old:
==> flow/design.v <==
`timescale 1ns / 1ps
module decoder(
    input [1:0] in,
    output reg [3:0] out
    );
    always @(*) begin
        case(in)
            2'b00: out = 4'b1000;
            2'b01: out = 4'b0100;
            2'b10: out = 4'b0010;
            2'b11: out = 4'b0001;
        endcase
    end
endmodule
`timescale 1ns / 1ps
module ARITHMATIC_UNIT #(parameter width = 16)(
    input [width - 1:0] A,
    input [width - 1:0] B,
    input [1:0] ALU_FUN,
    input clk,rst,
    input Arith_Enable,
    output reg [width - 1:0] Arith_OUT,
    output reg Carry_OUT,
    output reg Arith_Flag
    );
    always@(posedge clk or negedge rst) begin
        if (!rst) begin
            Arith_OUT <= 0;
            Arith_Flag <= 0;
            Carry_OUT <= 0;        
        end
        else if (Arith_Enable) begin
            Arith_OUT <= 0;
            Carry_OUT <= 0;
            Arith_Flag <= 1;
            case (ALU_FUN)
                2'b00:
                begin
                    {Carry_OUT,Arith_OUT} <= A+B;
                end
                2'b01:
                begin
                    {Carry_OUT,Arith_OUT} <= A-B;
                end
                2'b10:
                begin
                    {Carry_OUT,Arith_OUT} <= A*B;
                end                
                2'b11:
                begin
                    {Carry_OUT,Arith_OUT} <= (B == 0) ? {1'b0, {width{1'b1}}} : A/B;
                end                
            endcase
        end
        else begin
            Arith_OUT <= 0;
            Arith_Flag <= 0;
            Carry_OUT <= 0;            
        end
    end
endmodule
`timescale 1ns / 1ps
module Logic_Unit #(parameter width = 16)(
    input [width - 1:0] A,
    input [width - 1:0] B,
    input [1:0] ALU_FUN,
    input clk,rst,
    input Logic_Enable,
    output reg [width - 1:0] Logic_OUT,
    output reg Logic_Flag
    );
 always@(posedge clk or negedge rst) begin
        if (!rst) begin
            Logic_OUT <= 0;
            Logic_Flag <= 0;
        end
        else if (Logic_Enable) begin
            Logic_OUT <= 0;
            Logic_Flag <= 1;
            case (ALU_FUN)
                2'b00:
                begin
                    Logic_OUT <= A&B;
                end
                2'b01:
                begin
                    Logic_OUT <= A|B;
                end
                2'b10:
                begin
                    Logic_OUT <= ~(A&B);
                end                
                2'b11:
                begin
                    Logic_OUT <= ~(A|B);
                end                
            endcase
        end
        else begin
            Logic_OUT <= 0;
            Logic_Flag <= 0;
        end
    end
endmodule
`timescale 1ns / 1ps
module CMP_Unit #(parameter width = 16)(
    input [width - 1:0] A,
    input [width - 1:0] B,
    input [1:0] ALU_FUN,
    input clk,rst,
    input CMP_Enable,
    output reg [width - 1:0] CMP_OUT,
    output reg CMP_Flag
    );
always@(posedge clk or negedge rst) begin
        if (!rst) begin
            CMP_OUT <= 0;
            CMP_Flag <= 0;
        end
        else if (CMP_Enable) begin
            CMP_OUT <= 0;
            CMP_Flag <= 1;
            case (ALU_FUN)
                2'b00:
                begin
                    CMP_OUT <= 0;
                end
                2'b01:
                begin
                    CMP_OUT <= (A==B);
                end
                2'b10:
                begin
                    CMP_OUT <= (A>B)? 2:0;
                end                
                2'b11:
                begin
                    CMP_OUT <= (A<B)? 3:0;
                end                
            endcase
        end
        else begin
            CMP_OUT <= 0;
            CMP_Flag <= 0;
        end
    end
endmodule
`timescale 1ns / 1ps
module Shift_Unit #(parameter width = 16)(
    input [width - 1:0] A,
    input [width - 1:0] B,
    input [1:0] ALU_FUN,
    input clk,rst,
    input Shift_Enable,
    output reg [width - 1:0] Shift_OUT,
    output reg Shift_Flag
    );
always@(posedge clk or negedge rst) begin
        if (!rst) begin
            Shift_OUT <= 0;
            Shift_Flag <= 0;
        end
        else if (Shift_Enable) begin
            Shift_OUT <= 0;
            Shift_Flag <= 1;
            case (ALU_FUN)
                2'b00:
                begin
                    Shift_OUT <= A>>1;
                end
                2'b01:
                begin
                    Shift_OUT <= A<<1;
                end
                2'b10:
                begin
                    Shift_OUT <= B>>1;
                end                
                2'b11:
                begin
                    Shift_OUT <= B<<1;
                end                
            endcase
        end
        else begin
            Shift_OUT <= 0;
            Shift_Flag <= 0;
        end
    end
endmodule
`timescale 1ns / 1ps
module ALU_TOP #(parameter width = 16)(
    input [width - 1:0] A,
    input [width - 1:0] B,
    input [3:0] ALU_FUN,
    input clk,rst,
    output  [width - 1:0] Arith_OUT,
    output  Carry_OUT,
    output  Arith_Flag,
    output  [width - 1:0] Logic_OUT,
    output  Logic_Flag,
    output  [width - 1:0] CMP_OUT,
    output  CMP_Flag,
    output  [width - 1:0] Shift_OUT,
    output  Shift_Flag
    );
wire [3:0] enables;
decoder d0 (ALU_FUN[3:2],enables);
ARITHMATIC_UNIT #(width) d1 (A,B,ALU_FUN[1:0],clk,rst,enables[3],Arith_OUT,Carry_OUT,Arith_Flag);
Logic_Unit #(width) d2 (A,B,ALU_FUN[1:0],clk,rst,enables[2],Logic_OUT,Logic_Flag);
CMP_Unit #(width) d3 (A,B,ALU_FUN[1:0],clk,rst,enables[1],CMP_OUT,CMP_Flag);
Shift_Unit #(width) d4 (A,B,ALU_FUN[1:0],clk,rst,enables[0],Shift_OUT,Shift_Flag);
endmodule
clock: 39.8 ns
lec_check: 0
abc_area: 1
cap_margin: 5
cell_pad_in_sites_global_placement: 0
core_aspect_ratio: 0.84
core_margin: 2
core_utilization: 65
max_routing_layer: met4
slew_margin: 20
tns_end_percent: 5
run.sh (not shown) runs the stock make flow with config.mk's settings and CLKGATE_MAP_FILE=.
old | status: complete | timing, DRC, antenna: pass
Modified inputs, new compared to old
- ABC_AREA removed (was 1)
- MAX_ROUTING_LAYER removed (was met4)
- TNS_END_PERCENT removed (was 5)
- CORE_UTILIZATION changed from 65 to 40
- CAP_MARGIN changed from 5 to 20
- CORE_ASPECT_RATIO removed (was 0.84)
- CELL_PAD_IN_SITES_GLOBAL_PLACEMENT removed (was 0)
- the clock period (ns, I/O delays scaled along) changed from 39.8 to 32.5
## What came out
In summary, new completed successfully, with a layout that passed the timing, DRC and antenna checks.
On antenna diode count, the lower figure sits with new, not old.
Sequential power share, old and new, higher one = old.
Looking at final wirelength, new sits about 21% higher than old does.
The higher part of the power in combinational logic of old and new is in new.
Power figures rest on the tool's default switching activity, not on a simulated workload.
